[flow/design.v]
module SizedFIFO(CLK, RST_N, D_IN, ENQ, FULL_N, D_OUT, DEQ, EMPTY_N, CLR);
   parameter               p1width = 1;  
   parameter               p2depth = 3;
   parameter               p3cntr_width = 1;  
   parameter               guarded = 1;
   localparam              p2depth2 = p2depth -2 ;
   input                   CLK;
   input                   RST_N;
   input                   CLR;
   input [p1width - 1 : 0] D_IN;
   input                   ENQ;
   input                   DEQ;
   output                  FULL_N;
   output                  EMPTY_N;
   output [p1width - 1 : 0] D_OUT;
   reg                      not_ring_full;
   reg                      ring_empty;
   reg [p3cntr_width-1 : 0] head;
   wire [p3cntr_width-1 : 0] next_head;
   reg [p3cntr_width-1 : 0]  tail;
   wire [p3cntr_width-1 : 0] next_tail;
   reg [p1width - 1 : 0]     arr[0: ((p2depth >= 2) ? (p2depth2) : 0)];
   reg [p1width - 1 : 0]     D_OUT;
   reg                       hasodata;
   wire [p3cntr_width-1:0]   depthLess2 = p2depth2[p3cntr_width-1:0] ;
   wire [p3cntr_width-1 : 0] incr_tail;
   wire [p3cntr_width-1 : 0] incr_head;
   assign                    incr_tail = tail + 1'b1 ;
   assign                    incr_head = head + 1'b1 ;
   assign    next_head = (head == depthLess2 ) ? {p3cntr_width{1'b0}} : incr_head ;
   assign    next_tail = (tail == depthLess2 ) ? {p3cntr_width{1'b0}} : incr_tail ;
   assign    EMPTY_N = hasodata;
   assign    FULL_N  = not_ring_full;
   always @(posedge CLK   )
     begin
        if (!RST_N)
          begin
             head <=  {p3cntr_width {1'b0}} ;
             tail <=  {p3cntr_width {1'b0}} ;
             ring_empty <=  1'b1;
             not_ring_full <=  1'b1;
             hasodata <=  1'b0;
          end  
        else
         begin
            if (!CLR && ENQ && ((DEQ && !ring_empty) || (!DEQ && hasodata && not_ring_full)))
              begin
                 arr[tail] <=  D_IN;
              end
            if (CLR)
              begin
                 head <=  {p3cntr_width {1'b0}} ;
                 tail <=  {p3cntr_width {1'b0}} ;
                 ring_empty <=  1'b1;
                 not_ring_full <=  1'b1;
                 hasodata <=  1'b0;
              end  
            else if (DEQ && ENQ )
              begin
                 if (ring_empty)
                   begin
                      D_OUT <=  D_IN;
                   end
                 else
                   begin
                      tail <=  next_tail;
                      D_OUT <=  arr[head];
                      head <=  next_head;
                   end
              end  
            else if ( DEQ )
              begin
                 if (ring_empty)
                   begin
                      hasodata <=  1'b0;
                   end
                 else
                   begin
                      D_OUT <=  arr[head];
                      head <=  next_head;
                      not_ring_full <=  1'b1;
                      ring_empty <=  next_head == tail ;
                   end
              end  
            else if (ENQ)
              begin
                 if (! hasodata)
                   begin
                      D_OUT <=  D_IN;
                      hasodata <=  1'b1;
                   end
                 else if ( not_ring_full )  
                   begin
                      tail <=  next_tail;
                      ring_empty <=  1'b0;
                      not_ring_full <=  ! (next_tail == head) ;
                   end
              end  
         end  
     end  
endmodule
module XbarArbiter(CLK, RST_N, raises, grant, valid);
    parameter N=4;
    input CLK;
    input RST_N;
    input [N-1:0] raises;
    output reg [N-1:0] grant;
    output reg valid;
    function [1:0] gen_grant_carry;
	input c, r, p;
	begin
	    gen_grant_carry[1] = ~r & (c | p);
	    gen_grant_carry[0] = r & (c | p);
	end
    endfunction
    reg [N-1:0] token;
    reg [N-1:0] granted_A;
    reg [N-1:0] granted_B;
    reg carry;
    reg [1:0] gc;
    integer i;
    always@(*) begin
	valid = 1'b0;
	grant = 0;
	carry = 0;
	granted_A = 0;
	granted_B = 0;
	for(i=0; i < N; i=i+1) begin
	    gc = gen_grant_carry(carry, raises[i], token[i]);
	    granted_A[i] = gc[0];
	    carry = gc[1];
	end
	for(i=0; i < N; i=i+1) begin
	    gc = gen_grant_carry(carry, raises[i], token[i]);
	    granted_B[i] = gc[0];
	    carry = gc[1];
	end
	for(i=0; i < N; i=i+1) begin
	    if(granted_A[i] | granted_B[i]) begin
		grant = 0;
		grant[i] = 1'b1;
		valid = 1'b1;
	    end
	end
    end
    always@(posedge CLK) begin
	if(RST_N) token <= {token[N-2:0], token[N-1]};
	else token <= 1;
    end
endmodule
module Xbar(CLK, RST_N,
	    i_valid,
	    i_prio,
	    i_tail,
	    i_dst,
	    i_vc,
	    i_data, 
	    o_valid,
	    o_prio,
	    o_tail,
	    o_dst,
	    o_vc,
	    o_data, 
 	    i_cred,
	    i_cred_valid,
	    o_cred_en
	    );
    parameter N		    = 8;
    parameter NUM_VCS	    = 2;
    parameter CUT	    = 2;
    parameter DATA	    = 32;
    parameter BUFFER_DEPTH  = 8;
    parameter LOG_N	    = (
	N <= 1 ? 0: 
	N <= 2 ? 1: 
	N <= 4 ? 2: 
	N <= 8 ? 3: 
	N <= 16 ? 4: 
	N <= 32 ? 5: 
	N <= 64 ? 6: 
	N <= 128 ? 7: 
	N <= 256 ? 8 : 
	N <= 512 ? 9 : 
	N <= 1024 ? 10 : 
	N <= 2048 ? 11 : 
	N <= 4096 ? 12 : 
	N <= 8192 ? 13 : 
	N <= 16384 ? 14 : -1);
    parameter VC	    = (
	NUM_VCS <= 1 ? 0: 
	NUM_VCS <= 2 ? 1: 
	NUM_VCS <= 4 ? 2: 
	NUM_VCS <= 8 ? 3: 
	NUM_VCS <= 16 ? 4: 
	NUM_VCS <= 32 ? 5: 
	NUM_VCS <= 64 ? 6: 
	NUM_VCS <= 128 ? 7: 
	NUM_VCS <= 256 ? 8 : 
	NUM_VCS <= 512 ? 9 : 
	NUM_VCS <= 1024 ? 10 : 
	NUM_VCS <= 2048 ? 11 : 
	NUM_VCS <= 4096 ? 12 : 
	NUM_VCS <= 8192 ? 13 : 
	NUM_VCS <= 16384 ? 14 : -1); 
    parameter DST	    = (
	N <= 1 ? 0: 
	N <= 2 ? 1: 
	N <= 4 ? 2: 
	N <= 8 ? 3: 
	N <= 16 ? 4: 
	N <= 32 ? 5: 
	N <= 64 ? 6: 
	N <= 128 ? 7: 
	N <= 256 ? 8 : 
	N <= 512 ? 9 : 
	N <= 1024 ? 10 : 
	N <= 2048 ? 11 : 
	N <= 4096 ? 12 : 
	N <= 8192 ? 13 : 
	N <= 16384 ? 14 : -1);
    parameter FLIT_WIDTH    = 1+1+DST+VC+DATA;
    parameter CRED_WIDTH    = (
	BUFFER_DEPTH <= 1 ? 0: 
	BUFFER_DEPTH <= 2 ? 1: 
	BUFFER_DEPTH <= 4 ? 2: 
	BUFFER_DEPTH <= 8 ? 3: 
	BUFFER_DEPTH <= 16 ? 4: 
	BUFFER_DEPTH <= 32 ? 5: 
	BUFFER_DEPTH <= 64 ? 6: 
	BUFFER_DEPTH <= 128 ? 7: 
	BUFFER_DEPTH <= 256 ? 8 : 
	BUFFER_DEPTH <= 512 ? 9 : 
	BUFFER_DEPTH <= 1024 ? 10 : 
	BUFFER_DEPTH <= 2048 ? 11 : 
	BUFFER_DEPTH <= 4096 ? 12 : 
	BUFFER_DEPTH <= 8192 ? 13 : 
	BUFFER_DEPTH <= 16384 ? 14 : -1) + 1;
    input CLK, RST_N;
    input [N-1:0]              i_valid;
    input [N-1:0]              i_prio; 
    input [N-1:0]              i_tail;
    input [N*DST-1:0]          i_dst; 
    input [N*VC-1:0]           i_vc;
    input [N*DATA-1:0]         i_data;
    wire [VC-1:0]              i_vc_arr [N-1:0];
    wire [N-1:0]               f_prio;
    wire [N-1:0]               f_tail;
    wire [DST-1:0]             f_dst [N-1:0];
    wire [VC-1:0]              f_vc [N-1:0];
    wire [DATA-1:0]            f_data [N-1:0];
    wire [N-1:0]               f_elig;
    wire [DST*N-1:0]	       f_dst_flat;
    wire [VC*N-1:0]            f_vc_flat;
    wire [DATA*N-1:0]          f_data_flat;
    output reg [N-1:0]         o_valid;
    output reg [N-1:0]         o_prio;
    output reg [N-1:0]         o_tail;
    output [N*DST-1:0]         o_dst;
    output [N*VC-1:0]          o_vc;
    output [N*DATA-1:0]        o_data;
    reg [DST-1:0]              o_dst_arr [N-1:0];
    reg [VC-1:0]               o_vc_arr [N-1:0];
    reg [DATA-1:0]             o_data_arr [N-1:0];
    output [N*VC-1:0]          i_cred;  
    output reg [N-1:0]         i_cred_valid;  
    reg [VC-1:0]               i_cred_arr [N-1:0];
    input [N-1:0]              o_cred_en;
    wire [N-1:0]               grants [N-1:0];
    wire [N-1:0]               grant_valids;
    reg [N-1:0]                deq_en;
    reg [CRED_WIDTH-1:0]       creds_left [N-1:0];
    genvar i, o, k;
    integer in,out;
    generate
	for(o=0; o < N; o=o+1) begin: arbiters
	    wire [N-1:0] raises;
	    for(k=0; k < N; k=k+1) begin: raisewires
		assign raises[k] = (f_dst[k] == o) && f_elig[k];
	    end
	    XbarArbiter#(.N(N)) arbiter(.CLK(CLK), 
					.RST_N(RST_N),
					.raises(raises),
					.valid(grant_valids[o]),
					.grant(grants[o]));  
	end
    endgenerate
    always@(posedge CLK) begin
	if(RST_N) begin
	    for(in=0; in < N; in=in+1) begin
		if(i_valid[in])
		    i_cred_arr[in] <= i_vc_arr[in];
	    end
	end
	else begin
	    for(in=0; in < N; in=in+1) begin
		i_cred_arr[in]<='hx;
	    end
	end
    end
    for(i=0; i < N; i=i+1) begin: assign_arr
	assign i_vc_arr[i] = i_vc[(i+1)*VC-1:i*VC];
        assign i_cred[(i+1)*VC-1:i*VC] = i_cred_arr[i];
        assign o_dst[(i+1)*DST-1:i*DST] = o_dst_arr[i];
	assign o_vc[(i+1)*VC-1:i*VC] = o_vc_arr[i];
	assign o_data[(i+1)*DATA-1:i*DATA] = o_data_arr[i]; 
    end
    always@(*) begin
	for(in=0; in < N; in=in+1) begin: deqwires
	    deq_en[in] = 1'b0;
	    i_cred_valid[in] = 1'b0;
	    for(out=0; out < N; out=out+1) begin: outer
		if(grant_valids[out] && (grants[out][in] == 1'b1) && (creds_left[out] != 0)) begin
		    deq_en[in] = 1'b1;
		    i_cred_valid[in] = 1'b1;
		end
	    end
	end
    end
    for(i=0; i < N; i=i+1) begin
	assign f_dst_flat[(i+1)*DST-1:i*DST] = f_dst[i];
	assign f_vc_flat[(i+1)*VC-1:i*VC] = f_vc[i];
	assign f_data_flat[(i+1)*DATA-1:i*DATA] = f_data[i];
    end
    for(i=0; i < N; i=i+1) begin: steerwires
	always@(grant_valids[i] or grants[i] or creds_left[i] or f_prio or f_tail or f_dst_flat or f_vc_flat or f_data_flat) begin
	    o_valid[i] = 1'b0;
	    o_prio[i] = 'hx;
	    o_tail[i] = 'hx;
	    o_dst_arr[i] = 'hx;
	    o_vc_arr[i] = 'hx;
	    o_data_arr[i] = 'hx;
	    for(in=0; in < N; in=in+1) begin: innersteer
		if(grant_valids[i] && (grants[i][in] == 1'b1) && (creds_left[i] != 0)) begin
		    o_valid[i] = 1'b1;
		    o_prio[i] = f_prio[in];
		    o_tail[i] = f_tail[in];
		    o_dst_arr[i]  = f_dst[in];
		    o_vc_arr[i]   = f_vc[in];
		    o_data_arr[i] = f_data[in];
		end
	    end
	end
    end
    for(o=0; o < N; o=o+1) begin: output_credits
	always@(posedge CLK) begin
	    if(RST_N) begin
		if((o_cred_en[o] == 1'b0) && (o_valid[o] == 1'b1))
		    creds_left[o] <= creds_left[o] - 1;
		else if((o_cred_en[o] == 1'b1) && (o_valid[o] == 1'b0))
		    creds_left[o] <= creds_left[o] + 1;
	    end
	    else begin
		creds_left[o] <= BUFFER_DEPTH;
	    end
	end
    end
    generate
	for(i=0; i < N; i=i+1) begin: ififos
	    SizedFIFO#(.p1width(FLIT_WIDTH), .p2depth(BUFFER_DEPTH), .p3cntr_width((
	BUFFER_DEPTH <= 1 ? 0: 
	BUFFER_DEPTH <= 2 ? 1: 
	BUFFER_DEPTH <= 4 ? 2: 
	BUFFER_DEPTH <= 8 ? 3: 
	BUFFER_DEPTH <= 16 ? 4: 
	BUFFER_DEPTH <= 32 ? 5: 
	BUFFER_DEPTH <= 64 ? 6: 
	BUFFER_DEPTH <= 128 ? 7: 
	BUFFER_DEPTH <= 256 ? 8 : 
	BUFFER_DEPTH <= 512 ? 9 : 
	BUFFER_DEPTH <= 1024 ? 10 : 
	BUFFER_DEPTH <= 2048 ? 11 : 
	BUFFER_DEPTH <= 4096 ? 12 : 
	BUFFER_DEPTH <= 8192 ? 13 : 
	BUFFER_DEPTH <= 16384 ? 14 : -1))) inQ
		       (.CLK(CLK), 
			.RST_N(RST_N), 
			.D_IN({i_prio[i], i_tail[i], i_dst[(i+1)*DST-1:i*DST], i_vc[(i+1)*VC-1:i*VC], i_data[(i+1)*DATA-1:i*DATA]}),
			.ENQ(i_valid[i]),
			.D_OUT({f_prio[i], f_tail[i], f_dst[i], f_vc[i], f_data[i]}),
			.DEQ(deq_en[i]),
			.EMPTY_N(f_elig[i]),
			.FULL_N(),  
			.CLR(1'b0)  
		      );
	end
    endgenerate
endmodule
[flow/run.sh]
#!/bin/bash
# the make line also repeats each setting of config.mk as NAME=value (left out here)
make -C /OpenROAD-flow-scripts/flow DESIGN_CONFIG=/design/flow/config.mk WORK_HOME=/design/flow/orfs CLKGATE_MAP_FILE= finish
[flow/config.mk]
export PLATFORM = sky130hd
export DESIGN_NAME = Xbar
export DESIGN_NICKNAME = Xbar
export VERILOG_FILES = /design/flow/design.v
export SDC_FILE = /design/flow/constraint.sdc
export NUM_CORES = 4
export LEC_CHECK = 0
export CAP_MARGIN = 20
export CORE_MARGIN = 2
export CORE_UTILIZATION = 70
export CTS_CLUSTER_DIAMETER = 29
export CTS_CLUSTER_SIZE = 90
export HOLD_SLACK_MARGIN = -0.08
export MAX_ROUTING_LAYER = met4
export PLACE_DENSITY_LB_ADDON = 0.24
export SETUP_SLACK_MARGIN = 1.09
export SLEW_MARGIN = 20
[flow/constraint.sdc]
create_clock -name core_clock -period 5.57 [get_ports {CLK}]
set_input_delay 1.1140 -clock core_clock [delete_from_list [all_inputs] [get_ports {CLK}]]
set_output_delay 1.1140 -clock core_clock [all_outputs]
set_load 0.01 [all_outputs]
==> impl_metrics.prom, run 1 <==
# HELP chip_impl_metric Metrics from one implementation run
# TYPE chip_impl_metric gauge
chip_impl_info{name="outcome",value="aborted with a tool error"} 1
chip_impl_info{name="stop_stage",value="5_1_grt"} 1
chip_impl_info{name="tool.error",value="[ERROR GRT-0116] Global routing finished with congestion. Check the congestion regions in the DRC Viewer."} 1
chip_impl_metric{name="cts_buffers",unit=""} 444
chip_impl_metric{name="clk_path_buf_depth",unit=""} 4
chip_impl_metric{name="xor_share",unit=""} 0.00214
chip_impl_metric{name="netlist.area_leader.share",unit=""} 0.595
chip_impl_metric{name="syn_area",unit="um2"} 123000
chip_impl_metric{name="synth_sequential_area_ratio",unit=""} 0.627
chip_impl_metric{name="ys_sh_aoi",unit=""} 0.117
chip_impl_metric{name="mux_area_frac",unit=""} 0.148
chip_impl_info{name="synth.top_cells.by_area",value="edfxtp_1, mux2i_1, mux4_2, dfxtp_1, o21ai_0"} 1
chip_impl_metric{name="grt_total_ovfl",unit=""} 962
chip_impl_metric{name="cts-hold-fix-buffers",unit=""} 0
chip_impl_metric{name="horizontal_die_size",unit="um"} 423
chip_impl_metric{name="synth-warning-count",unit=""} 13
chip_impl_metric{name="coreArea",unit="um2"} 174000
chip_impl_metric{name="synth-edff-count",unit=""} 2440
chip_impl_metric{name="dieArea",unit="um2"} 179000
chip_impl_metric{name="gr-usage-all-layers",unit=""} 0.888
chip_impl_metric{name="syn-num-nets",unit=""} 9574
chip_impl_metric{name="rows",unit=""} 153
chip_impl_metric{name="die_height",unit="um"} 423
chip_impl_metric{name="port_buffers",unit=""} 649
chip_impl_metric{name="synth.ff_latch_count",unit=""} 2632
chip_impl_metric{name="top_level_ports",unit=""} 650
chip_impl_metric{name="synth.distinct_cells",unit=""} 95
chip_impl_metric{name="gpl.final_weighted_congestion",unit=""} 1.13
chip_impl_info{name="yosys.cell_count.top_type",value="edfxtp_1"} 1
chip_impl_metric{name="place.detailed.hpwl",unit="um"} 325000
chip_impl_metric{name="cts_sinks",unit=""} 2632
chip_impl_metric{name="ys_area",unit="um2"} 123000
chip_impl_metric{name="adder_share",unit=""} 0.00405
chip_impl_metric{name="synth_area_per_inst",unit="um2"} 13.4
chip_impl_metric{name="simple_gate_area_frac",unit=""} 0.0675
chip_impl_metric{name="yosys_cells",unit=""} 9217
chip_impl_info{name="yosysTopAreaCell",value="edfxtp_1"} 1
chip_impl_info{name="clock-root-buffer",value="clkbuf_16"} 1
chip_impl_info{name="synthFlopType",value="edfxtp_1"} 1
chip_impl_metric{name="postSynthCellCount",unit=""} 9217
chip_impl_metric{name="floorplan.initialDensity",unit=""} 0.706
chip_impl_info{name="ys_top_cells_by_count",value="edfxtp_1, nand2_1, mux2i_1, clkbuf_1, o21ai_0"} 1
chip_impl_metric{name="async_reset_ff_frac",unit=""} 0
chip_impl_info{name="synth.comb.largest_family",value="multiplexers"} 1
chip_impl_metric{name="h_tree_lvls",unit=""} 5
[stage by stage]
step | power (uW) | utilization | worst slack [ns] | cells | instance area, um2
global placement | 33700 | 0.785 | -0.162 | 11931 | 137000
floorplan | 27500 | - | 0.215 | 9217 | 124000
CTS | 63000 | 0.914 | -0.637 | 13155 | 159000
detailed placement | 34000 | 0.785 | -0.187 | 11931 | 137000
[repair_timing]
item	CTS
gates resized	2348
gates cloned	57
pin swaps	621
endpoints found under the setup margin	3093
buffers inserted	359
[routing by layer]
layer  GRT usage  GRT overflow
met5           -             -
met4       0.874           321
met3       0.793           116
met2       0.976           411
met1       0.881           114
==> inputs of run 2 (changes only) <==
Settings changed: CAP_MARGIN 20 to 0, CORE_UTILIZATION 70 to 18, CTS_CLUSTER_DIAMETER 29 to default, CTS_CLUSTER_SIZE 90 to default, GPL_TIMING_DRIVEN from default to 0, HOLD_SLACK_MARGIN -0.08 to default, MAX_ROUTING_LAYER met4 to default, PLACE_DENSITY_LB_ADDON 0.24 to default, SETUP_SLACK_MARGIN 1.09 to -0.04.
Clock period 5.57 ns to 8.0 ns, I/O delays scaled along.
==> run 2 against run 1 <==
Against the previous run:
- the layout now fails its checks (setup timing)
- die area grew to 3.9 times the previous value
- area after synthesis unchanged
- synthesized cell count unchanged
==> impl_metrics.prom, run 2 <==
# HELP chip_impl_metric Flow report values
# TYPE chip_impl_metric gauge
chip_impl_metric{name="ys_sh_aoi",unit=""} 0.117
chip_impl_metric{name="syn-num-nets",unit=""} 9574
chip_impl_metric{name="detail_route.wirelength",unit="um"} 633000
chip_impl_info{name="largest_power_group",value="sequential cells"} 1
chip_impl_metric{name="gpl.final_weighted_congestion",unit=""} 1.02
chip_impl_metric{name="power.clock.fraction",unit=""} 0.335
chip_impl_info{name="hold-path-endpoint",value="arbiters[3].arbiter.token[0]$_SDFF_PN1_"} 1
chip_impl_metric{name="layout.filler_cells",unit=""} 71716
chip_impl_metric{name="xor_share",unit=""} 0.00214
chip_impl_metric{name="worst_ep_required",unit="ns"} 6.40
chip_impl_info{name="cts_tree",value="done"} 1
chip_impl_metric{name="share_of_the_clock_period_used_by_the_worst_path_after_layout",unit=""} 1.02
chip_impl_metric{name="final.setup.tns",unit="ns"} -1.83
chip_impl_metric{name="adder_share",unit=""} 0.00405
chip_impl_metric{name="yosys_cells",unit=""} 9217
chip_impl_metric{name="number_of_antenna_violations_at_the_first_check_in_global_routing",unit=""} 309
chip_impl_metric{name="die_height",unit="um"} 831
chip_impl_metric{name="timing.final.max_slew_violations",unit=""} 0
chip_impl_metric{name="synth.distinct_cells",unit=""} 95
chip_impl_info{name="synthFlopType",value="edfxtp_1"} 1
chip_impl_metric{name="power_sequential",unit="uW"} 15800
chip_impl_metric{name="dieArea",unit="um2"} 690000
chip_impl_metric{name="h_tree_lvls",unit=""} 5
chip_impl_info{name="timing.critical_path.from",value="ififos[6].inQ.D_OUT[34]$_DFFE_PP_"} 1
chip_impl_metric{name="post-route-worst-setup-slack",unit="ns"} -0.129
chip_impl_metric{name="p_comb_frac",unit=""} 0.247
chip_impl_metric{name="drtAntennaViolNets",unit=""} 0
chip_impl_metric{name="synth-edff-count",unit=""} 2440
chip_impl_metric{name="pin_count_of_the_biggest_net_entering_global_routing",unit=""} 39
chip_impl_metric{name="regToRegSetupSlack",unit="ns"} 1.31
chip_impl_metric{name="critical_path.max_stage_delay",unit="ns"} 1.09
chip_impl_metric{name="timing.reg2reg.worst_path_depth",unit=""} 21
chip_impl_metric{name="synth_sequential_area_ratio",unit=""} 0.627
chip_impl_metric{name="rows",unit=""} 303
chip_impl_metric{name="worst_ir_drop_vdd",unit="uV"} 178
chip_impl_metric{name="coreArea",unit="um2"} 681000
chip_impl_info{name="hp-class",value="reg -> reg"} 1
chip_impl_info{name="ys_top_cells_by_count",value="edfxtp_1, nand2_1, mux2i_1, clkbuf_1, o21ai_0"} 1
chip_impl_info{name="check_fails",value="setup timing"} 1
chip_impl_metric{name="place.detailed.hpwl",unit="um"} 488000
chip_impl_metric{name="cp.buffers_inverters",unit=""} 5
chip_impl_info{name="worstSetupEndpointType",value="primary output"} 1
chip_impl_metric{name="final-setup-viol-count",unit=""} 41
chip_impl_info{name="r2r-end",value="ififos[3].inQ.arr[1][6]$_DFFE_PP_"} 1
chip_impl_metric{name="drt_drc_violations_left",unit=""} 0
chip_impl_metric{name="stdcell_count",unit=""} 19881
chip_impl_metric{name="grt_total_ovfl",unit=""} 0
chip_impl_metric{name="cp.arrival",unit="ns"} 6.53
chip_impl_metric{name="clock_insertion_delay_worst_skew",unit="ns"} 1.01
chip_impl_metric{name="synth-warning-count",unit=""} 13
chip_impl_metric{name="first_pass_grt_wire_length",unit="um"} 822000
chip_impl_info{name="critPathLaunchType",value="flop"} 1
chip_impl_metric{name="fin_skew",unit="ns"} 0.0621
chip_impl_metric{name="openroad.warnings",unit=""} 31
chip_impl_metric{name="port_buffers",unit=""} 649
chip_impl_info{name="cell_family_with_most_cp_delay",value="AND-OR/OR-AND gates"} 1
chip_impl_metric{name="mux_area_frac",unit=""} 0.148
chip_impl_metric{name="timing.critical_path.fanout_max",unit=""} 10
chip_impl_metric{name="wire_per_inst",unit="um"} 31.9
chip_impl_metric{name="power_report.internal_total",unit="uW"} 25500
chip_impl_metric{name="p_sw",unit="uW"} 12300
chip_impl_metric{name="finalWorstPathRequiredPeriod",unit="ns"} 8.13
chip_impl_metric{name="cts_sinks",unit=""} 2632
chip_impl_metric{name="ys_area",unit="um2"} 123000
chip_impl_metric{name="async_reset_ff_frac",unit=""} 0
chip_impl_info{name="critPathMostFrequentCell",value="clkbuf_4"} 1
chip_impl_metric{name="p_seq_frac",unit=""} 0.419
chip_impl_info{name="timing.rr.start",value="ififos[1].inQ.D_OUT[34]$_DFFE_PP_"} 1
chip_impl_metric{name="synth_area_per_inst",unit="um2"} 13.4
chip_impl_info{name="yosys.cell_count.top_type",value="edfxtp_1"} 1
chip_impl_metric{name="top_level_ports",unit=""} 650
chip_impl_metric{name="horizontal_die_size",unit="um"} 831
chip_impl_metric{name="netlist.area_leader.share",unit=""} 0.595
chip_impl_metric{name="gr-usage-all-layers",unit=""} 0.175
chip_impl_metric{name="report.final.hold_viol_count",unit=""} 0
chip_impl_metric{name="power_dissipated_in_the_clock_network",unit="uW"} 12700
chip_impl_metric{name="post_placement_setup_slack",unit="ns"} -1.33
chip_impl_metric{name="power_leakage",unit="uW"} 0.0498
chip_impl_info{name="cpMaxStageDelayCell",value="o211ai_1"} 1
chip_impl_metric{name="simple_gate_area_frac",unit=""} 0.0675
chip_impl_metric{name="power.share.switching",unit=""} 0.326
chip_impl_metric{name="cts.clk_slew.worst_paths",unit="ns"} 0.06
chip_impl_metric{name="syn_area",unit="um2"} 123000
chip_impl_metric{name="synth.ff_latch_count",unit=""} 2632
chip_impl_metric{name="max_slew_margin_vs_limit",unit=""} 0.0640
chip_impl_metric{name="vias_per_cell",unit=""} 4.71
chip_impl_info{name="synth.top_cells.by_area",value="edfxtp_1, mux2i_1, mux4_2, dfxtp_1, o21ai_0"} 1
chip_impl_info{name="min_from",value="arbiters[3].arbiter.token[7]$_SDFF_PN0_"} 1
chip_impl_metric{name="area_growth",unit="%"} 28.0
chip_impl_metric{name="cap_violations",unit=""} 0
chip_impl_metric{name="power_per_cell_area",unit="nW/um2"} 240
chip_impl_metric{name="path_depth",unit=""} 13
chip_impl_metric{name="first_iter_violations",unit=""} 14301
chip_impl_metric{name="num-nets-final",unit=""} 10888
chip_impl_info{name="yosysTopAreaCell",value="edfxtp_1"} 1
chip_impl_metric{name="min_path_cells",unit=""} 1
chip_impl_info{name="outcome",value="finished with violations"} 1
chip_impl_metric{name="worstMarginPinSlew",unit="ns"} 1.40
chip_impl_info{name="crit_path_end",value="o_data[178]"} 1
chip_impl_metric{name="dr.pass1.iters",unit=""} 14
chip_impl_metric{name="routed-via-count",unit=""} 93620
chip_impl_metric{name="pwr.group.combinational",unit="uW"} 9340
chip_impl_info{name="critical_path.cell_chain",value="clkbuf_2 -> nand4b_1 -> a21oi_1 -> nand2_1 -> o31a_1 -> o21a_1 -> o31ai_4 -> clkinv_4 -> or4_1 -> clkbuf_4 -> clkbuf_4 -> o211ai_1 -> dlygate4sd2_1"} 1
chip_impl_metric{name="clock.fmax",unit="MHz"} 123
chip_impl_metric{name="clk_path_buf_depth",unit=""} 4
chip_impl_metric{name="post-place-cells",unit=""} 19218
chip_impl_metric{name="cts_buffers",unit=""} 270
chip_impl_info{name="path_class",value="reg -> out"} 1
chip_impl_info{name="synth.comb.largest_family",value="multiplexers"} 1
chip_impl_info{name="clock-root-buffer",value="clkbuf_16"} 1
chip_impl_metric{name="postSynthCellCount",unit=""} 9217
chip_impl_metric{name="grt_pass1_vias",unit=""} 87507
chip_impl_metric{name="floorplan.initialDensity",unit=""} 0.181
## run 2: per-layer routing
layer / part of all wire / wire [um] / track usage
met3: 0.11 / 68600 / 0.0616
met4: 0.096 / 60600 / 0.137
met2: 0.42 / 267000 / 0.258
met1: 0.37 / 236000 / 0.207
met5: 0.0017 / 1050 / 0.00276
## run 2: timing repair
| item | 4_1_cts | 5_1_grt |
|---|---|---|
| resized | 439 | 110 |
| pin swaps | 75 | 34 |
| buffers inserted | 40 | 18 |
| hold buffers | 0 | 0 |
| setup endpoints to repair | 319 | 192 |
## run 2: final cells by class
class                           count  area, um2  share of cell area
Antenna cell                      140        350             0.00222
Buffer                            935       3970              0.0252
Clock buffer                      330       7120              0.0452
Clock inverter                    155       1570             0.00997
Inverter                          134        508             0.00323
Multi-Input combinational cell   5490      44800               0.284
Sequential cell                  2632      77100               0.490
Tap cell                         8997      11300              0.0715
Timing Repair Buffer             1068      10800              0.0686
## run 2: through the flow
stage                      util  area (um2)  hold WS (ns)  total power (uW)
final                     0.231      157000         0.440             37900
after global routing      0.231      157000         0.465             38600
after CTS                 0.230      157000         0.440             37700
after detailed placement  0.214      146000         0.427             24800
after global placement    0.207      141000         0.423             24400
after floorplan               -      123000         0.405             19100
==> inputs of run 3 (changes only) <==
Settings changed: CAP_MARGIN 0 to 20, CORE_UTILIZATION 18 to 72, CTS_CLUSTER_DIAMETER from default to 29, CTS_CLUSTER_SIZE from default to 76, GPL_TIMING_DRIVEN 0 to default, HOLD_SLACK_MARGIN from default to -0.08, MAX_ROUTING_LAYER from default to met4, PLACE_DENSITY from default to 0.37, SETUP_SLACK_MARGIN -0.04 to 1.09, TNS_END_PERCENT from default to 35.
Clock period 8.0 ns to 5.53 ns, I/O delays scaled along.
==> run 3 against run 2 <==
Against the previous run:
- synthesized cell count is the same
- die area shrank 75%
- the run now fails in 5_1_grt
- area after synthesis is the same
==> impl_metrics.prom, run 3 <==
# HELP chip_impl_metric Metrics from one implementation run
# TYPE chip_impl_metric gauge
chip_impl_info{name="outcome",value="aborted with a tool error"} 1
chip_impl_metric{name="coreArea",unit="um2"} 170000
chip_impl_metric{name="rows",unit=""} 151
chip_impl_metric{name="top_level_ports",unit=""} 650
chip_impl_metric{name="syn_area",unit="um2"} 123000
chip_impl_metric{name="place.detailed.hpwl",unit="um"} 321000
chip_impl_metric{name="h_tree_lvls",unit=""} 5
chip_impl_metric{name="synth_sequential_area_ratio",unit=""} 0.627
chip_impl_metric{name="adder_share",unit=""} 0.00405
chip_impl_info{name="ys_top_cells_by_count",value="edfxtp_1, nand2_1, mux2i_1, clkbuf_1, o21ai_0"} 1
chip_impl_metric{name="synth-edff-count",unit=""} 2440
chip_impl_metric{name="cts_sinks",unit=""} 2632
chip_impl_metric{name="ys_area",unit="um2"} 123000
chip_impl_info{name="synthFlopType",value="edfxtp_1"} 1
chip_impl_info{name="yosys.cell_count.top_type",value="edfxtp_1"} 1
chip_impl_info{name="stop_stage",value="5_1_grt"} 1
chip_impl_metric{name="synth.distinct_cells",unit=""} 95
chip_impl_metric{name="post-place-cells",unit=""} 11848
chip_impl_info{name="tool.error",value="[ERROR GRT-0116] Global routing finished with congestion. Check the congestion regions in the DRC Viewer."} 1
chip_impl_metric{name="synth-warning-count",unit=""} 13
chip_impl_metric{name="port_buffers",unit=""} 649
chip_impl_metric{name="syn-num-nets",unit=""} 9574
chip_impl_metric{name="postSynthCellCount",unit=""} 9217
chip_impl_metric{name="clk_path_buf_depth",unit=""} 4
chip_impl_metric{name="grt_total_ovfl",unit=""} 2832
chip_impl_metric{name="dpl_cell_area",unit="um2"} 137000
chip_impl_metric{name="dieArea",unit="um2"} 174000
chip_impl_info{name="clock-root-buffer",value="clkbuf_16"} 1
chip_impl_metric{name="floorplan.initialDensity",unit=""} 0.725
chip_impl_metric{name="yosys_cells",unit=""} 9217
chip_impl_metric{name="horizontal_die_size",unit="um"} 417
chip_impl_metric{name="synth_area_per_inst",unit="um2"} 13.4
chip_impl_metric{name="netlist.area_leader.share",unit=""} 0.595
chip_impl_info{name="yosysTopAreaCell",value="edfxtp_1"} 1
chip_impl_metric{name="gpl.final_weighted_congestion",unit=""} 1.12
chip_impl_metric{name="gr-usage-all-layers",unit=""} 0.924
chip_impl_metric{name="mux_area_frac",unit=""} 0.148
chip_impl_info{name="synth.comb.largest_family",value="multiplexers"} 1
chip_impl_metric{name="synth.ff_latch_count",unit=""} 2632
chip_impl_metric{name="cts_buffers",unit=""} 446
chip_impl_metric{name="die_height",unit="um"} 417
chip_impl_info{name="synth.top_cells.by_area",value="edfxtp_1, mux2i_1, mux4_2, dfxtp_1, o21ai_0"} 1
chip_impl_metric{name="async_reset_ff_frac",unit=""} 0
chip_impl_metric{name="ys_sh_aoi",unit=""} 0.117
chip_impl_metric{name="xor_share",unit=""} 0.00214
chip_impl_metric{name="simple_gate_area_frac",unit=""} 0.0675
run 3: stage by stage:
step	setup TNS [ns]	hold WS, ns	worst slack [ns]	total power [uW]	utilization
3_3_place_gp	-4.24	0.425	-0.208	34000	0.808
4_1_cts	-156.34	0.471	-0.799	64500	0.937
3_5_place_dp	-12.54	0.439	-0.310	34300	0.808
2_1_floorplan	0	0.405	0.175	27700	-
run 3: metal layers:
metal / GRT overflow / global-route usage
met2: 1201 / 1.00
met1: 421 / 0.909
met3: 427 / 0.842
met4: 783 / 0.921
met5: - / -
run 3: timing repair:
item                       in CTS
gates resized                2053
setup endpoints to repair    3146
pin swaps                     548
cloned                         40
hold buffers                    0
buffers inserted              290
==> inputs of run 4 (changes only) <==
Settings changed: CAP_MARGIN 20 to 0, CELL_PAD_IN_SITES_DETAIL_PLACEMENT from default to 1, CORE_ASPECT_RATIO from default to 1.15, CORE_UTILIZATION 72 to 18, CTS_CLUSTER_DIAMETER 29 to 135, CTS_CLUSTER_SIZE 76 to default, GPL_TIMING_DRIVEN from default to 0, HOLD_SLACK_MARGIN -0.08 to default, MAX_ROUTING_LAYER met4 to default, PLACE_DENSITY 0.37 to default, PLACE_DENSITY_LB_ADDON from default to 0.04, SETUP_SLACK_MARGIN 1.09 to -0.04, SLEW_MARGIN 20 to 10, TNS_END_PERCENT 35 to default.
Clock period 5.53 ns to 6.76 ns, I/O delays scaled along.
==> run 4 against run 3 <==
Against the previous run:
- now fails the layout checks on setup timing
- die area rose to 4.0 times the previous value
- area after synthesis unchanged
- synthesized cell count unchanged
==> impl_metrics.prom, run 4 <==
# HELP chip_impl_metric Flow report values
# TYPE chip_impl_metric gauge
chip_impl_info{name="path_class",value="reg -> out"} 1
chip_impl_metric{name="cts-hold-fix-buffers",unit=""} 0
chip_impl_metric{name="postSynthCellCount",unit=""} 9217
chip_impl_metric{name="cap_violations",unit=""} 0
chip_impl_metric{name="max_slew_margin_vs_limit",unit=""} 0.0223
chip_impl_metric{name="p_comb_frac",unit=""} 0.240
chip_impl_metric{name="finalWorstPathRequiredPeriod",unit="ns"} 7.18
chip_impl_metric{name="regToRegSetupSlack",unit="ns"} 0.33
chip_impl_info{name="check_fails",value="setup timing"} 1
chip_impl_metric{name="timing.critical_path.fanout_max",unit=""} 10
chip_impl_metric{name="top_level_ports",unit=""} 650
chip_impl_metric{name="power_report.internal_total",unit="uW"} 32400
chip_impl_metric{name="dieArea",unit="um2"} 690000
chip_impl_metric{name="drt_drc_violations_left",unit=""} 0
chip_impl_metric{name="share_of_the_clock_period_used_by_the_worst_path_after_layout",unit=""} 1.06
chip_impl_metric{name="final_cell_area",unit="um2"} 164000
chip_impl_metric{name="netlist.area_leader.share",unit=""} 0.595
chip_impl_metric{name="area_growth",unit="%"} 33.6
chip_impl_metric{name="coreArea",unit="um2"} 681000
chip_impl_metric{name="async_reset_ff_frac",unit=""} 0
chip_impl_metric{name="synth_sequential_area_ratio",unit=""} 0.627
chip_impl_metric{name="path_depth",unit=""} 15
chip_impl_info{name="yosysTopAreaCell",value="edfxtp_1"} 1
chip_impl_metric{name="cts_buffers",unit=""} 333
chip_impl_metric{name="layout.filler_cells",unit=""} 74106
chip_impl_metric{name="timing.final.max_slew_violations",unit=""} 0
chip_impl_metric{name="num-nets-final",unit=""} 11176
chip_impl_metric{name="openroad.warnings",unit=""} 32
chip_impl_metric{name="p_sw",unit="uW"} 16000
chip_impl_info{name="critPathLaunchType",value="flop"} 1
chip_impl_metric{name="detail_route.wirelength",unit="um"} 744000
chip_impl_metric{name="vias_per_cell",unit=""} 4.63
chip_impl_metric{name="worst_ir_drop_vdd",unit="uV"} 180
chip_impl_metric{name="horizontal_die_size",unit="um"} 775
chip_impl_metric{name="synth-edff-count",unit=""} 2440
chip_impl_metric{name="synth.distinct_cells",unit=""} 95
chip_impl_metric{name="clock_insertion_delay_worst_skew",unit="ns"} 1.04
chip_impl_info{name="crit_path_end",value="o_data[171]"} 1
chip_impl_metric{name="cp.arrival",unit="ns"} 5.83
chip_impl_metric{name="p_seq_frac",unit=""} 0.389
chip_impl_metric{name="synth.ff_latch_count",unit=""} 2632
chip_impl_metric{name="power_leakage",unit="uW"} 0.0533
chip_impl_metric{name="cp.buffers_inverters",unit=""} 7
chip_impl_metric{name="gr-usage-all-layers",unit=""} 0.207
chip_impl_metric{name="ys_sh_aoi",unit=""} 0.117
chip_impl_metric{name="wire_per_inst",unit="um"} 36.9
chip_impl_metric{name="power_total",unit="uW"} 48400
chip_impl_info{name="critical_path.cell_chain",value="buf_12 -> clkbuf_4 -> and4b_4 -> a22o_4 -> a2111oi_4 -> or3b_4 -> buf_4 -> nor3_1 -> o31ai_4 -> buf_12 -> clkinv_8 -> or4_4 -> clkbuf_16 -> o211ai_1 -> buf_2"} 1
chip_impl_metric{name="clock.fmax",unit="MHz"} 139
chip_impl_metric{name="place.detailed.hpwl",unit="um"} 561000
chip_impl_metric{name="mux_area_frac",unit=""} 0.148
chip_impl_metric{name="adder_share",unit=""} 0.00405
chip_impl_metric{name="grt_total_ovfl",unit=""} 0
chip_impl_metric{name="grt_pass1_vias",unit=""} 95712
chip_impl_info{name="timing.critical_path.from",value="ififos[2].inQ.D_OUT[35]$_DFFE_PP_"} 1
chip_impl_info{name="grt_setup_unrepaired",value="yes"} 1
chip_impl_info{name="hold-path-endpoint",value="arbiters[7].arbiter.token[0]$_SDFF_PN1_"} 1
chip_impl_metric{name="critical_path.max_stage_delay",unit="ns"} 1.13
chip_impl_metric{name="fin_skew",unit="ns"} 0.0580
chip_impl_metric{name="pwr.group.combinational",unit="uW"} 11600
chip_impl_metric{name="cts_sinks",unit=""} 2632
chip_impl_metric{name="post-route-worst-setup-slack",unit="ns"} -0.418
chip_impl_info{name="cpMaxStageDelayCell",value="o211ai_1"} 1
chip_impl_metric{name="floorplan.initialDensity",unit=""} 0.181
chip_impl_metric{name="gpl.final_weighted_congestion",unit=""} 0.959
chip_impl_info{name="cell_family_with_most_cp_delay",value="AND-OR/OR-AND gates"} 1
chip_impl_metric{name="dpl_cell_area",unit="um2"} 146000
chip_impl_metric{name="yosys_cells",unit=""} 9217
chip_impl_metric{name="final-setup-viol-count",unit=""} 54
chip_impl_metric{name="ys_area",unit="um2"} 123000
chip_impl_metric{name="worstMarginPinSlew",unit="ns"} 1.46
chip_impl_metric{name="simple_gate_area_frac",unit=""} 0.0675
chip_impl_metric{name="rows",unit=""} 325
chip_impl_metric{name="timing.reg2reg.worst_path_depth",unit=""} 17
chip_impl_info{name="synth.top_cells.by_area",value="edfxtp_1, mux2i_1, mux4_2, dfxtp_1, o21ai_0"} 1
chip_impl_metric{name="power_sequential",unit="uW"} 18900
chip_impl_metric{name="number_of_antenna_violations_at_the_first_check_in_global_routing",unit=""} 190
chip_impl_metric{name="port_buffers",unit=""} 649
chip_impl_metric{name="syn_area",unit="um2"} 123000
chip_impl_info{name="synth.comb.largest_family",value="multiplexers"} 1
chip_impl_metric{name="h_tree_lvls",unit=""} 5
chip_impl_info{name="largest_power_group",value="sequential cells"} 1
chip_impl_metric{name="power_per_cell_area",unit="nW/um2"} 294
chip_impl_metric{name="power_dissipated_in_the_clock_network",unit="uW"} 18000
chip_impl_info{name="cts_tree",value="done"} 1
chip_impl_metric{name="die_height",unit="um"} 891
chip_impl_metric{name="pin_count_of_the_biggest_net_entering_global_routing",unit=""} 35
chip_impl_metric{name="routed-via-count",unit=""} 93321
chip_impl_info{name="synthFlopType",value="edfxtp_1"} 1
chip_impl_metric{name="min_path_cells",unit=""} 1
chip_impl_info{name="outcome",value="finished with violations"} 1
chip_impl_metric{name="xor_share",unit=""} 0.00214
chip_impl_info{name="timing.rr.start",value="ififos[1].inQ.D_OUT[34]$_DFFE_PP_"} 1
chip_impl_metric{name="synth-warning-count",unit=""} 13
chip_impl_metric{name="whs",unit="ns"} 0.434
chip_impl_metric{name="drtAntennaViolNets",unit=""} 0
chip_impl_metric{name="first_pass_grt_wire_length",unit="um"} 963000
chip_impl_info{name="clock-root-buffer",value="clkbuf_16"} 1
chip_impl_metric{name="synth_area_per_inst",unit="um2"} 13.4
chip_impl_metric{name="dr.pass1.iters",unit=""} 14
chip_impl_metric{name="final.setup.tns",unit="ns"} -8.02
chip_impl_info{name="yosys.cell_count.top_type",value="edfxtp_1"} 1
chip_impl_metric{name="syn-num-nets",unit=""} 9574
chip_impl_info{name="worstSetupEndpointType",value="primary output"} 1
chip_impl_info{name="r2r-end",value="ififos[4].inQ.D_OUT[23]$_DFFE_PP_"} 1
chip_impl_metric{name="cts.clk_slew.worst_paths",unit="ns"} 0.06
chip_impl_metric{name="power.share.switching",unit=""} 0.330
chip_impl_metric{name="worst_ep_required",unit="ns"} 5.41
chip_impl_metric{name="report.final.hold_viol_count",unit=""} 0
chip_impl_info{name="min_from",value="arbiters[7].arbiter.token[7]$_SDFF_PN0_"} 1
chip_impl_metric{name="power.clock.fraction",unit=""} 0.371
chip_impl_info{name="hp-class",value="reg -> reg"} 1
chip_impl_metric{name="first_iter_violations",unit=""} 8818
chip_impl_info{name="critPathMostFrequentCell",value="buf_12"} 1
chip_impl_info{name="ys_top_cells_by_count",value="edfxtp_1, nand2_1, mux2i_1, clkbuf_1, o21ai_0"} 1
chip_impl_metric{name="clk_path_buf_depth",unit=""} 4
run 4: cell type report:
class                           count  area [um2]  share of cell area
Multi-Input combinational cell   5490       46100               0.281
Sequential cell                  2632       77100               0.469
Antenna cell                       91         228             0.00138
Clock buffer                      423        8820              0.0536
Buffer                            919        4970              0.0302
Inverter                          134         523             0.00318
Tap cell                         8992       11300              0.0684
Timing Repair Buffer             1309       13400              0.0816
Clock inverter                    184        1960              0.0119
run 4: repair_timing:
action	4_1_cts	5_1_grt
resized	2114	464
pin swaps	373	208
endpoints found under the setup margin	3037	272
gates cloned	8	2
setup buffers	244	72
run 4: metal layers:
layer  track usage  wire length [um]  vias up
li1              -                 -    39150
met1         0.254            303000    48983
met2         0.335            338000     3799
met3        0.0639             59600     1291
met4        0.0943             43000       98
met5             0               616        -
run 4: per-stage QoR:
| stage | setup slack (ns) | cells | util |
|---|---|---|---|
| floorplan | -1.49 | 9217 | - |
| global placement | -11.97 | 18858 | 0.207 |
| detailed placement | -3.05 | 19193 | 0.214 |
| CTS | -0.323 | 20022 | 0.239 |
| global route | -0.553 | 20125 | 0.241 |
| finish | -0.418 | 20174 | 0.241 |
==> inputs of run 5 (changes only) <==
Settings changed: ABC_AREA from default to 1, CAP_MARGIN 0 to 15, CELL_PAD_IN_SITES_DETAIL_PLACEMENT 1 to 2, CELL_PAD_IN_SITES_GLOBAL_PLACEMENT from default to 0, CORE_ASPECT_RATIO 1.15 to 0.86, CORE_MARGIN 2 to 4, CORE_UTILIZATION 18 to 49, CTS_CLUSTER_DIAMETER 135 to 338, CTS_CLUSTER_SIZE from default to 68, HOLD_SLACK_MARGIN from default to -0.08, MAX_ROUTING_LAYER from default to met5, PLACE_DENSITY_LB_ADDON 0.04 to 0.12, SETUP_SLACK_MARGIN -0.04 to 0.93, SLEW_MARGIN 10 to 5.
Clock period 6.76 ns to 9.89 ns, I/O delays scaled along.
==> run 5 against run 4 <==
Against the previous run:
- the flow now stops in 3_5_place_dp
- area after synthesis is 6.4% higher
- synthesized cell count increased by 54%
- die area down 60%
==> impl_metrics.prom, run 5 <==
# HELP chip_impl_metric Metrics from one implementation run
# TYPE chip_impl_metric gauge
chip_impl_metric{name="floorplan.initialDensity",unit=""} 0.494
chip_impl_info{name="yosysTopAreaCell",value="edfxtp_1"} 1
chip_impl_metric{name="mux_area_frac",unit=""} 0.00581
chip_impl_info{name="synth.top_cells.by_area",value="edfxtp_1, nand2_1, a21oi_1, o21ai_0, nor2_1"} 1
chip_impl_metric{name="horizontal_die_size",unit="um"} 565
chip_impl_metric{name="simple_gate_area_frac",unit=""} 0.165
chip_impl_metric{name="synth-warning-count",unit=""} 13
chip_impl_metric{name="syn_area",unit="um2"} 131000
chip_impl_metric{name="synth_sequential_area_ratio",unit=""} 0.589
chip_impl_metric{name="port_buffers",unit=""} 648
chip_impl_info{name="synth.comb.largest_family",value="AND-OR/OR-AND gates"} 1
chip_impl_metric{name="synth-edff-count",unit=""} 2440
chip_impl_metric{name="coreArea",unit="um2"} 265000
chip_impl_metric{name="dieArea",unit="um2"} 276000
chip_impl_metric{name="synth.distinct_cells",unit=""} 58
chip_impl_metric{name="rows",unit=""} 175
chip_impl_info{name="ys_top_cells_by_count",value="nand2_1, edfxtp_1, a21oi_1, o21ai_0, nor2_1"} 1
chip_impl_metric{name="synth.ff_latch_count",unit=""} 2632
chip_impl_metric{name="die_height",unit="um"} 487
chip_impl_metric{name="syn-num-nets",unit=""} 14534
chip_impl_metric{name="top_level_ports",unit=""} 650
chip_impl_info{name="tool.error",value="[ERROR DPL-0033] detailed placement checks failed during check placement."} 1
chip_impl_info{name="yosys.cell_count.top_type",value="nand2_1"} 1
chip_impl_metric{name="netlist.area_leader.share",unit=""} 0.560
chip_impl_info{name="synthFlopType",value="edfxtp_1"} 1
chip_impl_info{name="outcome",value="aborted with a tool error"} 1
chip_impl_metric{name="postSynthCellCount",unit=""} 14177
chip_impl_metric{name="yosys_cells",unit=""} 14177
chip_impl_metric{name="ys_area",unit="um2"} 131000
chip_impl_metric{name="synth_area_per_inst",unit="um2"} 9.24
chip_impl_metric{name="xor_share",unit=""} 0.00341
chip_impl_info{name="stop_stage",value="3_5_place_dp"} 1
chip_impl_metric{name="gpl.final_weighted_congestion",unit=""} 1.11
chip_impl_metric{name="ys_sh_aoi",unit=""} 0.178
chip_impl_metric{name="adder_share",unit=""} 0.00380
chip_impl_metric{name="async_reset_ff_frac",unit=""} 0
run 5: per-stage QoR:
step,area (um2),TNS [ns],cells
2_1_floorplan,131000,0,14177
3_3_place_gp,142000,-542.27,18365
==> inputs of run 6 (changes only) <==
Settings changed: CAP_MARGIN 15 to 20, CELL_PAD_IN_SITES_DETAIL_PLACEMENT 2 to 1, CELL_PAD_IN_SITES_GLOBAL_PLACEMENT 0 to 2, CORE_ASPECT_RATIO 0.86 to 0.81, CORE_MARGIN 4 to 7, CORE_UTILIZATION 49 to 69, CTS_CLUSTER_DIAMETER 338 to 372, CTS_CLUSTER_SIZE 68 to default, GPL_ROUTABILITY_DRIVEN from default to 0, GPL_TIMING_DRIVEN 0 to default, HOLD_SLACK_MARGIN -0.08 to default, MAX_ROUTING_LAYER met5 to met4, PLACE_DENSITY_LB_ADDON 0.12 to 0.25, SETUP_SLACK_MARGIN 0.93 to 1.23, SLEW_MARGIN 5 to 25, TNS_END_PERCENT from default to 80.
Clock period 9.89 ns to 4.42 ns, I/O delays scaled along.
==> run 6 against run 5 <==
Against the previous run:
- the flow stops in 3_1_place_gp_skip_io
- die area fell by 27%
- synthesized cell count did not move
- area after synthesis did not move
==> impl_metrics.prom, run 6 <==
# HELP chip_impl_metric Metrics from one implementation run
# TYPE chip_impl_metric gauge
chip_impl_metric{name="simple_gate_area_frac",unit=""} 0.165
chip_impl_metric{name="synth_area_per_inst",unit="um2"} 9.24
chip_impl_metric{name="adder_share",unit=""} 0.00380
chip_impl_metric{name="rows",unit=""} 143
chip_impl_info{name="yosysTopAreaCell",value="edfxtp_1"} 1
chip_impl_info{name="tool.error",value="[ERROR FLW-0024] Place density exceeds 1.0 (current PLACE_DENSITY_LB_ADDON =  0.25). Please check if the value of  PLACE_DENSITY_LB_ADDON is between 0 and 0.99."} 1
chip_impl_info{name="ys_top_cells_by_count",value="nand2_1, edfxtp_1, a21oi_1, o21ai_0, nor2_1"} 1
chip_impl_metric{name="floorplan.initialDensity",unit=""} 0.696
chip_impl_info{name="outcome",value="aborted with a tool error"} 1
chip_impl_metric{name="synth.distinct_cells",unit=""} 58
chip_impl_metric{name="postSynthCellCount",unit=""} 14177
chip_impl_metric{name="xor_share",unit=""} 0.00341
chip_impl_metric{name="syn-num-nets",unit=""} 14534
chip_impl_info{name="synth.top_cells.by_area",value="edfxtp_1, nand2_1, a21oi_1, o21ai_0, nor2_1"} 1
chip_impl_metric{name="async_reset_ff_frac",unit=""} 0
chip_impl_metric{name="die_height",unit="um"} 406
chip_impl_info{name="synth.comb.largest_family",value="AND-OR/OR-AND gates"} 1
chip_impl_info{name="stop_stage",value="3_1_place_gp_skip_io"} 1
chip_impl_metric{name="synth.ff_latch_count",unit=""} 2632
chip_impl_info{name="synthFlopType",value="edfxtp_1"} 1
chip_impl_metric{name="horizontal_die_size",unit="um"} 498
chip_impl_metric{name="synth-warning-count",unit=""} 13
chip_impl_metric{name="synth_sequential_area_ratio",unit=""} 0.589
chip_impl_metric{name="synth-edff-count",unit=""} 2440
chip_impl_metric{name="mux_area_frac",unit=""} 0.00581
chip_impl_metric{name="netlist.area_leader.share",unit=""} 0.560
chip_impl_metric{name="ys_sh_aoi",unit=""} 0.178
chip_impl_metric{name="yosys_cells",unit=""} 14177
chip_impl_metric{name="coreArea",unit="um2"} 188000
chip_impl_metric{name="syn_area",unit="um2"} 131000
chip_impl_metric{name="ys_area",unit="um2"} 131000
chip_impl_info{name="yosys.cell_count.top_type",value="nand2_1"} 1
chip_impl_metric{name="dieArea",unit="um2"} 202000
==> inputs of run 7 (changes only) <==
Settings changed: ABC_AREA 1 to default, CELL_PAD_IN_SITES_DETAIL_PLACEMENT 1 to 0, CELL_PAD_IN_SITES_GLOBAL_PLACEMENT 2 to 1, CORE_ASPECT_RATIO 0.81 to default, CORE_MARGIN 7 to 2, CORE_UTILIZATION 69 to 55, CTS_CLUSTER_DIAMETER 372 to default, CTS_CLUSTER_SIZE from default to 48, GPL_ROUTABILITY_DRIVEN 0 to default, MAX_ROUTING_LAYER met4 to default, PLACE_DENSITY from default to 0.45, PLACE_DENSITY_LB_ADDON 0.25 to default, SETUP_SLACK_MARGIN 1.23 to default, SLEW_MARGIN 25 to 20, TNS_END_PERCENT 80 to default.
Clock period 4.42 ns to 4.41 ns, I/O delays scaled along.
==> run 7 against run 6 <==
Against the previous run:
- now fails the layout checks on setup timing
- area after synthesis shrank 6.0%
- die area grew 13%
- synthesized cell count shrank 35%
==> impl_metrics.prom, run 7 <==
# HELP chip_impl_metric Flow report values
# TYPE chip_impl_metric gauge
chip_impl_metric{name="dieArea",unit="um2"} 228000
chip_impl_metric{name="rows",unit=""} 173
chip_impl_metric{name="timing.final.max_slew_violations",unit=""} 0
chip_impl_metric{name="synth_area_per_inst",unit="um2"} 13.4
chip_impl_metric{name="power_sequential",unit="uW"} 29700
chip_impl_metric{name="path_depth",unit=""} 15
chip_impl_info{name="synth.top_cells.by_area",value="edfxtp_1, mux2i_1, mux4_2, dfxtp_1, o21ai_0"} 1
chip_impl_metric{name="cp.arrival",unit="ns"} 5.04
chip_impl_metric{name="final_core_utilization",unit=""} 0.712
chip_impl_metric{name="worstMarginPinSlew",unit="ns"} 1.10
chip_impl_metric{name="min_path_cells",unit=""} 2
chip_impl_metric{name="clock.fmax",unit="MHz"} 169
chip_impl_metric{name="stdcell_count",unit=""} 13981
chip_impl_metric{name="dr.pass1.iters",unit=""} 15
chip_impl_metric{name="pwr.group.combinational",unit="uW"} 15900
chip_impl_metric{name="grt_total_ovfl",unit=""} 0
chip_impl_metric{name="ys_area",unit="um2"} 123000
chip_impl_metric{name="post-route-worst-setup-slack",unit="ns"} -1.51
chip_impl_metric{name="num-nets-final",unit=""} 11139
chip_impl_metric{name="gr-usage-all-layers",unit=""} 0.417
chip_impl_metric{name="synth.distinct_cells",unit=""} 95
chip_impl_metric{name="gpl.final_weighted_congestion",unit=""} 1.06
chip_impl_metric{name="finalWorstPathRequiredPeriod",unit="ns"} 5.92
chip_impl_metric{name="share_of_the_clock_period_used_by_the_worst_path_after_layout",unit=""} 1.34
chip_impl_metric{name="detail_route.wirelength",unit="um"} 495000
chip_impl_info{name="synthFlopType",value="edfxtp_1"} 1
chip_impl_metric{name="timing.critical_path.fanout_max",unit=""} 17
chip_impl_metric{name="critical_path.max_stage_delay",unit="ns"} 0.53
chip_impl_metric{name="wire_per_inst",unit="um"} 35.4
chip_impl_metric{name="synth.ff_latch_count",unit=""} 2632
chip_impl_metric{name="area_growth",unit="%"} 28.7
chip_impl_info{name="hold-path-endpoint",value="ififos[2].inQ.ring_empty$_SDFFE_PN1P_"} 1
chip_impl_info{name="clock-root-buffer",value="clkbuf_16"} 1
chip_impl_metric{name="max_slew_margin_vs_limit",unit=""} 0.263
chip_impl_info{name="critical_path.cell_chain",value="buf_6 -> or4bb_1 -> buf_6 -> a211o_1 -> a2111o_1 -> buf_6 -> a31oi_4 -> nor4b_2 -> buf_4 -> buf_12 -> or4b_4 -> nor4_4 -> buf_4 -> inv_1 -> buf_2"} 1
chip_impl_info{name="largest_power_group",value="sequential cells"} 1
chip_impl_metric{name="ys_sh_aoi",unit=""} 0.117
chip_impl_info{name="hp-class",value="in -> reg"} 1
chip_impl_metric{name="layout.filler_cells",unit=""} 14835
chip_impl_metric{name="die_height",unit="um"} 477
chip_impl_metric{name="xor_share",unit=""} 0.00214
chip_impl_metric{name="postSynthCellCount",unit=""} 9217
chip_impl_metric{name="first_pass_grt_wire_length",unit="um"} 670000
chip_impl_metric{name="cts_buffers",unit=""} 286
chip_impl_metric{name="p_sw",unit="uW"} 20200
chip_impl_metric{name="final.setup.tns",unit="ns"} -1883.51
chip_impl_info{name="cpMaxStageDelayCell",value="or4bb_1"} 1
chip_impl_metric{name="final-setup-viol-count",unit=""} 2988
chip_impl_metric{name="first_iter_violations",unit=""} 16161
chip_impl_metric{name="regToRegSetupSlack",unit="ns"} -1.06
chip_impl_info{name="yosysTopAreaCell",value="edfxtp_1"} 1
chip_impl_metric{name="report.final.hold_viol_count",unit=""} 0
chip_impl_info{name="yosys.cell_count.top_type",value="edfxtp_1"} 1
chip_impl_metric{name="cp.buffers_inverters",unit=""} 8
chip_impl_metric{name="drt_drc_violations_left",unit=""} 0
chip_impl_metric{name="yosys_cells",unit=""} 9217
chip_impl_metric{name="place.detailed.hpwl",unit="um"} 331000
chip_impl_metric{name="port_buffers",unit=""} 649
chip_impl_info{name="r2r-end",value="ififos[4].inQ.arr[1][5]$_DFFE_PP_"} 1
chip_impl_metric{name="p_comb_frac",unit=""} 0.230
chip_impl_metric{name="openroad.warnings",unit=""} 35
chip_impl_metric{name="synth-edff-count",unit=""} 2440
chip_impl_metric{name="mux_area_frac",unit=""} 0.148
chip_impl_metric{name="power_dissipated_in_the_clock_network",unit="uW"} 23400
chip_impl_metric{name="netlist.area_leader.share",unit=""} 0.595
chip_impl_info{name="cts_tree",value="done"} 1
chip_impl_metric{name="timing.reg2reg.worst_path_depth",unit=""} 19
chip_impl_metric{name="cts.clk_slew.worst_paths",unit="ns"} 0.06
chip_impl_metric{name="power.clock.fraction",unit=""} 0.339
chip_impl_metric{name="clk_path_buf_depth",unit=""} 4
chip_impl_info{name="check_fails",value="setup timing"} 1
chip_impl_metric{name="floorplan.initialDensity",unit=""} 0.554
chip_impl_metric{name="syn_area",unit="um2"} 123000
chip_impl_info{name="synth.comb.largest_family",value="multiplexers"} 1
chip_impl_info{name="outcome",value="finished with violations"} 1
chip_impl_metric{name="cts-hold-fix-buffers",unit=""} 0
chip_impl_info{name="min_from",value="RST_N"} 1
chip_impl_info{name="timing.critical_path.from",value="ififos[1].inQ.D_OUT[34]$_DFFE_PP_"} 1
chip_impl_metric{name="power_per_cell_area",unit="nW/um2"} 436
chip_impl_metric{name="pin_count_of_the_biggest_net_entering_global_routing",unit=""} 88
chip_impl_metric{name="syn-num-nets",unit=""} 9574
chip_impl_metric{name="fin_skew",unit="ns"} 0.0910
chip_impl_metric{name="h_tree_lvls",unit=""} 5
chip_impl_metric{name="synth_sequential_area_ratio",unit=""} 0.627
chip_impl_metric{name="cts_sinks",unit=""} 2632
chip_impl_metric{name="simple_gate_area_frac",unit=""} 0.0675
chip_impl_info{name="grt_setup_unrepaired",value="yes"} 1
chip_impl_metric{name="async_reset_ff_frac",unit=""} 0
chip_impl_metric{name="adder_share",unit=""} 0.00405
chip_impl_info{name="crit_path_end",value="i_cred_valid[4]"} 1
chip_impl_metric{name="grt_pass1_vias",unit=""} 88746
chip_impl_metric{name="layout.area.seq",unit="um2"} 77200
chip_impl_metric{name="logic_area",unit="um2"} 45000
chip_impl_info{name="worstSetupEndpointType",value="primary output"} 1
chip_impl_metric{name="coreArea",unit="um2"} 222000
chip_impl_metric{name="worst_ep_required",unit="ns"} 3.53
chip_impl_info{name="cell_family_with_most_cp_delay",value="simple AND/OR/NAND/NOR gates"} 1
chip_impl_info{name="critPathMostFrequentCell",value="buf_6"} 1
chip_impl_metric{name="worst_ir_drop_vdd",unit="uV"} 442
chip_impl_metric{name="number_of_antenna_violations_at_the_first_check_in_global_routing",unit=""} 61
chip_impl_metric{name="synth-warning-count",unit=""} 13
chip_impl_metric{name="top_level_ports",unit=""} 650
chip_impl_metric{name="clock_insertion_delay_worst_skew",unit="ns"} 0.98
chip_impl_info{name="ys_top_cells_by_count",value="edfxtp_1, nand2_1, mux2i_1, clkbuf_1, o21ai_0"} 1
chip_impl_info{name="path_class",value="reg -> out"} 1
chip_impl_metric{name="p_seq_frac",unit=""} 0.431
chip_impl_metric{name="cap_violations",unit=""} 0
chip_impl_metric{name="power_report.internal_total",unit="uW"} 48800
chip_impl_metric{name="vias_per_cell",unit=""} 6.77
chip_impl_metric{name="drtAntennaViolNets",unit=""} 0
chip_impl_metric{name="power_leakage",unit="uW"} 0.0554
chip_impl_metric{name="power.share.switching",unit=""} 0.292
chip_impl_metric{name="post-place-cells",unit=""} 13192
chip_impl_info{name="critPathLaunchType",value="flop"} 1
chip_impl_metric{name="horizontal_die_size",unit="um"} 477
chip_impl_info{name="timing.rr.start",value="ififos[1].inQ.D_OUT[34]$_DFFE_PP_"} 1
chip_impl_metric{name="routed-via-count",unit=""} 94639
## run 7: timing repair
| action | CTS | global route |
|---|---|---|
| setup endpoints to repair | 3043 | 3132 |
| gates resized | 714 | 1179 |
| setup buffers | 94 | 177 |
| pin swaps | 238 | 453 |
| gates cloned | 9 | 30 |
## run 7: area by class of cell
class	count	area share
multi-input cells	5490	0.284
clock buffers	357	0.0485
well taps	2975	0.0235
diodes	19	0.000300
clock inverters	136	0.00839
inverters	134	0.00322
repair buffers	2238	0.144
flip-flops and latches	2632	0.487
## run 7: stage by stage
stage / cell area [um2] / hold WS, ns / total power [uW] / worst slack [ns]
after floorplan: 124000 / 0.405 / 34700 / -0.945
after global placement: 143000 / 0.413 / 44200 / -1.29
after detailed placement: 143000 / 0.428 / 44300 / -1.27
after CTS: 154000 / 0.219 / 67500 / -1.50
after global routing: 158000 / 0.265 / 70400 / -1.63
final: 158000 / 0.289 / 69000 / -1.51
## run 7: layer usage
layer  vias to the layer above  GRT usage  share of wire
met4                        54      0.280          0.090
met5                         -   0.000840         0.0011
met2                      6871      0.600           0.42
li1                      39007          -              -
met3                      1940      0.139           0.13
met1                     46767      0.537           0.35
No activity file was given, so power comes from the tool's default toggle rates.
